==> run a <==
==> flow/design.v <==
module fixed_point_alu (
    input clk,
    input rst,
    input [1:0] op,           
    input signed [15:0] a,    
    input signed [15:0] b,    
    output reg signed [23:0] out,   
    output reg overflow       
);
    localparam Q8_MAX_POS = 16'sh7FFF;    
    localparam Q8_MAX_NEG = 16'sh8000;    
    localparam Q16_MAX_POS = 24'sh7FFFFF;  
    localparam Q16_MAX_NEG = 24'sh800000;  
    reg signed [31:0] mul_result;   
    reg signed [23:0] add_sub_result;
    always @(posedge clk or posedge rst) begin
        if (rst) begin
            out <= 0;
            overflow <= 0;
        end else begin
            case (op)
                2'b00: begin
                    add_sub_result = a + b;
                    if ((a > 0 && b > 0 && add_sub_result < 0) || 
                        (a < 0 && b < 0 && add_sub_result > 0)) begin
                        overflow <= 1;
                        out <= (a[15] == 1) ? Q16_MAX_NEG : Q16_MAX_POS;
                    end else begin
                        overflow <= 0;
                        out <= { {8{add_sub_result[15]}}, add_sub_result };  
                    end
                end
                2'b01: begin
                    add_sub_result = a - b;
                    if ((a > 0 && b < 0 && add_sub_result < 0) || 
                        (a < 0 && b > 0 && add_sub_result > 0)) begin
                        overflow <= 1;
                        out <= (a[15] == 1) ? Q16_MAX_NEG : Q16_MAX_POS;
                    end else begin
                        overflow <= 0;
                        out <= { {8{add_sub_result[15]}}, add_sub_result };  
                    end
                end
               2'b10: begin
    mul_result = a * b;   
    if ($signed(mul_result[31:8]) > $signed(Q16_MAX_POS)) begin
        overflow <= 1;
        out <= Q16_MAX_POS;
    end else if ($signed(mul_result[31:8]) < $signed(Q16_MAX_NEG)) begin
        overflow <= 1;
        out <= Q16_MAX_NEG;
    end else begin
        overflow <= 0;
        out <= mul_result[31:8];   
    end
end
                2'b11: begin
                    if (b == 0) begin   
                        overflow <= 1;
                        out <= (a[15] == 1) ? Q16_MAX_NEG : Q16_MAX_POS;
                    end else begin
                        out <= (a << 8) / b;
                        overflow <= 0;
                    end
                end
                default: begin
                    out <= 0;
                    overflow <= 0;
                end
            endcase
        end
    end
endmodule
==> flow/run.sh <==
#!/bin/bash
# the make line also repeats each setting of config.mk as NAME=value (left out here)
make -C /OpenROAD-flow-scripts/flow DESIGN_CONFIG=/design/flow/config.mk WORK_HOME=/design/flow/orfs CLKGATE_MAP_FILE= finish
==> flow/config.mk <==
export PLATFORM = sky130hd
export DESIGN_NAME = fixed_point_alu
export DESIGN_NICKNAME = fixed_point_alu
export VERILOG_FILES = /design/flow/design.v
export SDC_FILE = /design/flow/constraint.sdc
export NUM_CORES = 4
export LEC_CHECK = 0
export CAP_MARGIN = 20
export CORE_MARGIN = 2
export CORE_UTILIZATION = 70
export CTS_CLUSTER_DIAMETER = 343
export CTS_CLUSTER_SIZE = 33
export MAX_ROUTING_LAYER = met4
export SETUP_SLACK_MARGIN = 2.15
export SLEW_MARGIN = 20
export TNS_END_PERCENT = 5
==> flow/constraint.sdc <==
create_clock -name core_clock -period 56.0 [get_ports {clk}]
set_input_delay 11.2000 -clock core_clock [delete_from_list [all_inputs] [get_ports {clk}]]
set_output_delay 11.2000 -clock core_clock [all_outputs]
set_load 0.01 [all_outputs]
==> inputs of run b, as changes to run a <==
ABC_AREA = 1   (was default)
CORE_UTILIZATION = 71   (was 70)
CTS_CLUSTER_DIAMETER = default   (was 343)
CTS_CLUSTER_SIZE = 100   (was 33)
MAX_ROUTING_LAYER = default   (was met4)
PLACE_DENSITY = 0.37   (was default)
SETUP_SLACK_MARGIN = default   (was 2.15)
==> flow/constraint.sdc (replaced) <==
create_clock -name core_clock -period 34.6 [get_ports {clk}]
set_input_delay 6.9200 -clock core_clock [delete_from_list [all_inputs] [get_ports {clk}]]
set_output_delay 6.9200 -clock core_clock [all_outputs]
set_load 0.01 [all_outputs]
==> comparison table <==
| metric | run b | run a |
|---|---|---|
| Result of the run | did not finish | did not finish |
| Stage where the flow stopped | 4_1_cts | 5_1_grt |
| Top cell type's share of synthesized area | 0.180 | 0.175 |
| Xor and xnor fraction of the mapped netlist area | 0.0673 | 0.0811 |
| Half-perimeter wire length of the detailed placement result | 103000 um | 91500 um |
| Area after detailed placement | 38500 sq um | 33900 sq um |
| Initial Utilization | 0.720 | 0.706 |
| # rows | 74 | 76 |
| Full die area | 43100 sq um | 44800 sq um |
| Synthesized instance count | 4407 | 4031 |
| Share of cell area taken by muxes after synthesis | 0.00170 | 0.0224 |
| Cells in synth_stat.txt | 4407 | 4031 |
| Area of the core | 40800 sq um | 42800 sq um |
| Adder Area Share | 0.353 | 0.344 |
| Setup Slack @ Placement | -23210 ps | -2030 ps |
| Unique cell types | 84 | 107 |
